== lane 1 ==
## radar
 module radar(  input clk, input rst, input echo, input [1:0] boton_cambiar_grados, output done, output trigger,
 output [15:0] distance, output PWM, input ultra);
Size in the first run: about 3,700 cells after synthesis, ~120 flip-flops, about 22,000 um^2 of cells after synthesis.
==> flow/config.mk <==
export PLATFORM = sky130hd
export DESIGN_NAME = radar
export DESIGN_NICKNAME = radar
export VERILOG_FILES = /design/flow/design.v
export SDC_FILE = /design/flow/constraint.sdc
export NUM_CORES = 4
export LEC_CHECK = 0
export ABC_AREA = 1
export CAP_MARGIN = 20
export CELL_PAD_IN_SITES_GLOBAL_PLACEMENT = 3
export CORE_ASPECT_RATIO = 1.6
export CORE_MARGIN = 2
export CORE_UTILIZATION = 40
export CTS_CLUSTER_DIAMETER = 179
export CTS_CLUSTER_SIZE = 59
export GPL_ROUTABILITY_DRIVEN = 0
export GPL_TIMING_DRIVEN = 0
export HOLD_SLACK_MARGIN = 0.05
export MIN_ROUTING_LAYER = met2
export SLEW_MARGIN = 35
export TNS_END_PERCENT = 35
==> flow/constraint.sdc <==
create_clock -name core_clock -period 25.0 [get_ports {clk}]
set_input_delay 5.0000 -clock core_clock [delete_from_list [all_inputs] [get_ports {clk}]]
set_output_delay 5.0000 -clock core_clock [all_outputs]
set_load 0.01 [all_outputs]
run.sh (not shown) runs the stock make flow with config.mk's settings and CLKGATE_MAP_FILE=.
For lane 1, the flow was terminated by a tool error in global placement without I/O and produced no final design.
diff inputs: lane 1 => lane 2
Settings: CORE_UTILIZATION changed from 40 to 61; CELL_PAD_IN_SITES_GLOBAL_PLACEMENT changed from 3 to 1; PLACE_DENSITY_LB_ADDON newly set to 0.08; SLEW_MARGIN changed from 35 to 0; CTS_CLUSTER_SIZE changed from 59 to 100; GPL_ROUTABILITY_DRIVEN removed (was 0); MIN_ROUTING_LAYER removed (was met2); HOLD_SLACK_MARGIN changed from 0.05 to 0.15; CORE_ASPECT_RATIO removed (was 1.6); GPL_TIMING_DRIVEN removed (was 0); CTS_CLUSTER_DIAMETER changed from 179 to 333; TNS_END_PERCENT removed (was 35).
Notes after the runs:
- Comparing lane 2 with lane 1, the post-synthesis instance total came out essentially unchanged.
- Diff lane 1 -> lane 2: chip area line of the yosys report comparable; vertical die dimension went down by 36%; horizontal extent of the die has increased.
- Lane 2 failed in global placement without I/O with FLW-0024.
--- input diff lane 2..lane 3 ---
Settings: removing CTS_CLUSTER_SIZE (formerly 100); removing ABC_AREA (formerly 1); removing CTS_CLUSTER_DIAMETER (formerly 333); removing CELL_PAD_IN_SITES_GLOBAL_PLACEMENT (formerly 1); changing SLEW_MARGIN from 0 to 20; removing PLACE_DENSITY_LB_ADDON (formerly 0.08); removing HOLD_SLACK_MARGIN (formerly 0.15); changing CORE_UTILIZATION from 61 to 17; changing the clock period (ns, I/O delays scaled along) from 25.0 to 32.8.
Findings:
Against lane 2, lane 3 comes in about 80% higher on die boundary width. Lane 3 vs lane 2: count of cell types in the netlist up. Relative to lane 2, count of instantiated cells in the yosys netlist has decreased by about 27% in lane 3. Between lane 2 and lane 3, core footprint increased. Status: lane 2 FAILED at global placement without I/O (tool error). Lane 3 has completed all stages; timing, DRC and antenna checks passed. Comparing Yosys chip area for lane 2 and lane 3, the bigger number came from lane 2. Compared with lane 2, standard-cell row count in lane 3 increased by more than half. Against lane 2, lane 3 reports a total die size that is higher. Delta (lane 3 minus lane 2): AND-OR/OR-AND share of the synthesized area up 24 points, synthesized netlist cell count down about 27%. Combined area of all synthesized cells was lower in lane 3 than in lane 2.

---

== juniper ==
radar again, from the RTL that the note above started with.
Settings: LEC_CHECK=0, ABC_AREA=0, CAP_MARGIN=20, CELL_PAD_IN_SITES_GLOBAL_PLACEMENT=1, CORE_MARGIN=2, CORE_UTILIZATION=61, CTS_CLUSTER_DIAMETER=333, CTS_CLUSTER_SIZE=100, HOLD_SLACK_MARGIN=0.15, SLEW_MARGIN=20; clock period 25.0 ns.
juniper | status: complete | timing, DRC, antenna: pass
The inputs of zinc differ from those of juniper as listed below.
- setting GPL_ROUTABILITY_DRIVEN to 0 for the first time
- setting CORE_ASPECT_RATIO to 1.6 for the first time
- removing ABC_AREA (formerly 0)
- removing CTS_CLUSTER_DIAMETER (formerly 333)
- changing CORE_UTILIZATION from 61 to 40
- removing HOLD_SLACK_MARGIN (formerly 0.15)
- removing CTS_CLUSTER_SIZE (formerly 100)
- removing CELL_PAD_IN_SITES_GLOBAL_PLACEMENT (formerly 1)
### Flow results
- zinc was carried through to the last stage, and its layout satisfied the timing, DRC and antenna checks.
- The synthesis-to-finish area growth of zinc exceeds that of juniper by 1.4 points.
- Detailed route, zinc vs juniper: via total lower for zinc
- Comparing juniper and zinc, the higher final-layout fill cell count was measured on zinc.
- Measured against zinc, the number of placed instances with taps included of juniper comes out at 0.940 times the reference value.
- Between juniper and zinc, the final-layout clock-cell area share does not differ in any meaningful way.
- On sequential standard cell area, zinc tracks juniper almost exactly.
- Shortest clock period the worst path allows after layout | zinc above juniper
- Portion of the clock cycle consumed by the worst path in the final layout in zinc vs juniper: up 1.1 points
- For the final critical-path setup slack, zinc came in 280 ps lower than juniper did.
diff inputs: zinc => ember
- setting CELL_PAD_IN_SITES_GLOBAL_PLACEMENT to 1 for the first time
- setting HOLD_SLACK_MARGIN to 0.3 for the first time
- setting CTS_CLUSTER_DIAMETER to 333 for the first time
- removing GPL_ROUTABILITY_DRIVEN (formerly 0)
- changing CORE_UTILIZATION from 40 to 61
- changing CORE_ASPECT_RATIO from 1.6 to 1.59
- setting CTS_CLUSTER_SIZE to 100 for the first time
- setting ABC_AREA to 0 for the first time
--- outcome ---
- Compared with zinc, in ember flip-flop and latch share of the layout cell area shows an increase of 0.16 points; placeable core region shows a reduction of 35%; count of cell instances traversed by the critical path shows a reduction of 1; fmax shows a reduction of 3.2%.
- Taking zinc over ember, the routed wire length per instance ratio works out to 0.900.
- ember vs zinc, slowest library cell on the worst path: sky130_fd_sc_hd__a311oi_1 vs sky130_fd_sc_hd__a211oi_1
- For the overall routed net length, ember came in 4.1% higher than zinc did.
- Higher global-route usage among zinc and ember: ember
- zinc → ember: final area now sits lower.
- Compared with zinc, ember shows wire length on met2 lower by 1.4%.
#### Input delta (nickel over ember)
- swapping 0.3 for 0.15 in HOLD_SLACK_MARGIN
- clearing CORE_ASPECT_RATIO, which used to be 1.59
- swapping 0 for 1 in ABC_AREA
- swapping 61 for 40 in CORE_UTILIZATION
- swapping 100 for 47 in CTS_CLUSTER_SIZE
Per the comparison of nickel with ember, critical path depth higher; routed wire length lower. Delta(area of all placed cells without fillers, nickel - ember) > 0. From nickel to ember, number of post-CTS setup repair buffers did not move at all.
--- input diff nickel..lagoon ---
- TNS_END_PERCENT newly set to 10
- CORE_UTILIZATION changed from 40 to 61
- CTS_CLUSTER_DIAMETER changed from 333 to 123
- CTS_CLUSTER_SIZE changed from 47 to 100
- CORE_MARGIN changed from 2 to 9
- ABC_AREA changed from 1 to 0
## What came out
No stage failed in lagoon, and the final checks on the layout all came back clean. In lagoon relative to nickel, non-clock buffer count had gone up by more than a quarter. Via count down about 5.6% in lagoon wrt nickel. What lagoon reported for die boundary height has to be multiplied by 1.20 to get the figure for nickel. Cmp nickel and lagoon / count of clock buffers in the final design / lower: nickel. From nickel to lagoon the numbers moved as follows: maximum frequency shows a reduction of 8.7%, share of synthesized cell area in and, or, nand and nor gates shows a reduction of 27 points.

---

radar again, from the RTL that the note above started with.
## radar
 module radar(  input clk, input rst, input echo, input [1:0] boton_cambiar_grados, output done, output trigger,
 output [15:0] distance, output PWM, input ultra);
Settings: LEC_CHECK=0, CAP_MARGIN=20, CORE_MARGIN=2, CORE_UTILIZATION=65, SLEW_MARGIN=20; clock period 17.0 ns.
The first run failed in global routing (5_1_grt).
Edit:
--- a/flow/config.mk
+++ b/flow/config.mk
@@ -7,0 +8 @@
+export ABC_AREA = 1
@@ -10 +11,2 @@
-export CORE_UTILIZATION = 65
+export CORE_UTILIZATION = 72
+export PLACE_DENSITY = 0.36
@@ -11,0 +14 @@
+export TNS_END_PERCENT = 15
==> flow/constraint.sdc (replaced) <==
create_clock -name core_clock -period 16.8 [get_ports {clk}]
set_input_delay 3.3600 -clock core_clock [delete_from_list [all_inputs] [get_ports {clk}]]
set_output_delay 3.3600 -clock core_clock [all_outputs]
set_load 0.01 [all_outputs]
After rerunning: The changed run finished with timing, DRC and antenna clean. Synthesized cell count increases by well over a third. Die size decreases slightly. Area after synthesis increases by roughly a tenth.
Edit:
--- a/flow/config.mk
+++ b/flow/config.mk
@@ -9 +9 @@
-export CAP_MARGIN = 20
+export CAP_MARGIN = 40
@@ -12 +12,2 @@
-export PLACE_DENSITY = 0.36
+export CTS_CLUSTER_SIZE = 98
+export PLACE_DENSITY = 0.35
@@ -14 +14,0 @@
-export TNS_END_PERCENT = 15
==> flow/constraint.sdc (replaced) <==
create_clock -name core_clock -period 12.0 [get_ports {clk}]
set_input_delay 2.4000 -clock core_clock [delete_from_list [all_inputs] [get_ports {clk}]]
set_output_delay 2.4000 -clock core_clock [all_outputs]
set_load 0.01 [all_outputs]
Now the flow did not get past detailed placement (3_5_place_dp).
Synthesized cell count does not change.
Die area does not change.
Synthesized area is unchanged.
Edit:
--- a/flow/config.mk
+++ b/flow/config.mk
@@ -9 +9 @@
-export CAP_MARGIN = 40
+export CAP_MARGIN = 20
@@ -12,2 +12,2 @@
-export CTS_CLUSTER_SIZE = 98
-export PLACE_DENSITY = 0.35
+export CTS_CLUSTER_SIZE = 10
+export PLACE_DENSITY_LB_ADDON = 0.05
@@ -14,0 +15 @@
+export TNS_END_PERCENT = 15
==> flow/constraint.sdc (replaced) <==
create_clock -name core_clock -period 16.8 [get_ports {clk}]
set_input_delay 3.3600 -clock core_clock [delete_from_list [all_inputs] [get_ports {clk}]]
set_output_delay 3.3600 -clock core_clock [all_outputs]
set_load 0.01 [all_outputs]
What happened: The changed run finished clean; synthesized cell count does not change; die size is unchanged; area after synthesis is unchanged.
Edit:
--- a/flow/config.mk
+++ b/flow/config.mk
@@ -12,2 +12,4 @@
-export CTS_CLUSTER_SIZE = 10
-export PLACE_DENSITY_LB_ADDON = 0.05
+export CTS_CLUSTER_DIAMETER = 239
+export CTS_CLUSTER_SIZE = 76
+export PLACE_DENSITY_LB_ADDON = 0.13
+export SETUP_SLACK_MARGIN = -0.5
@@ -15 +16,0 @@
-export TNS_END_PERCENT = 15
==> flow/constraint.sdc (replaced) <==
create_clock -name core_clock -period 13.7 [get_ports {clk}]
set_input_delay 2.7400 -clock core_clock [delete_from_list [all_inputs] [get_ports {clk}]]
set_output_delay 2.7400 -clock core_clock [all_outputs]
set_load 0.01 [all_outputs]
Result: The changed run ended with an error in clock tree synthesis (4_1_cts) (DPL-0038). Synthesized cell count is unchanged. Die size is unchanged. Area after synthesis is unchanged.
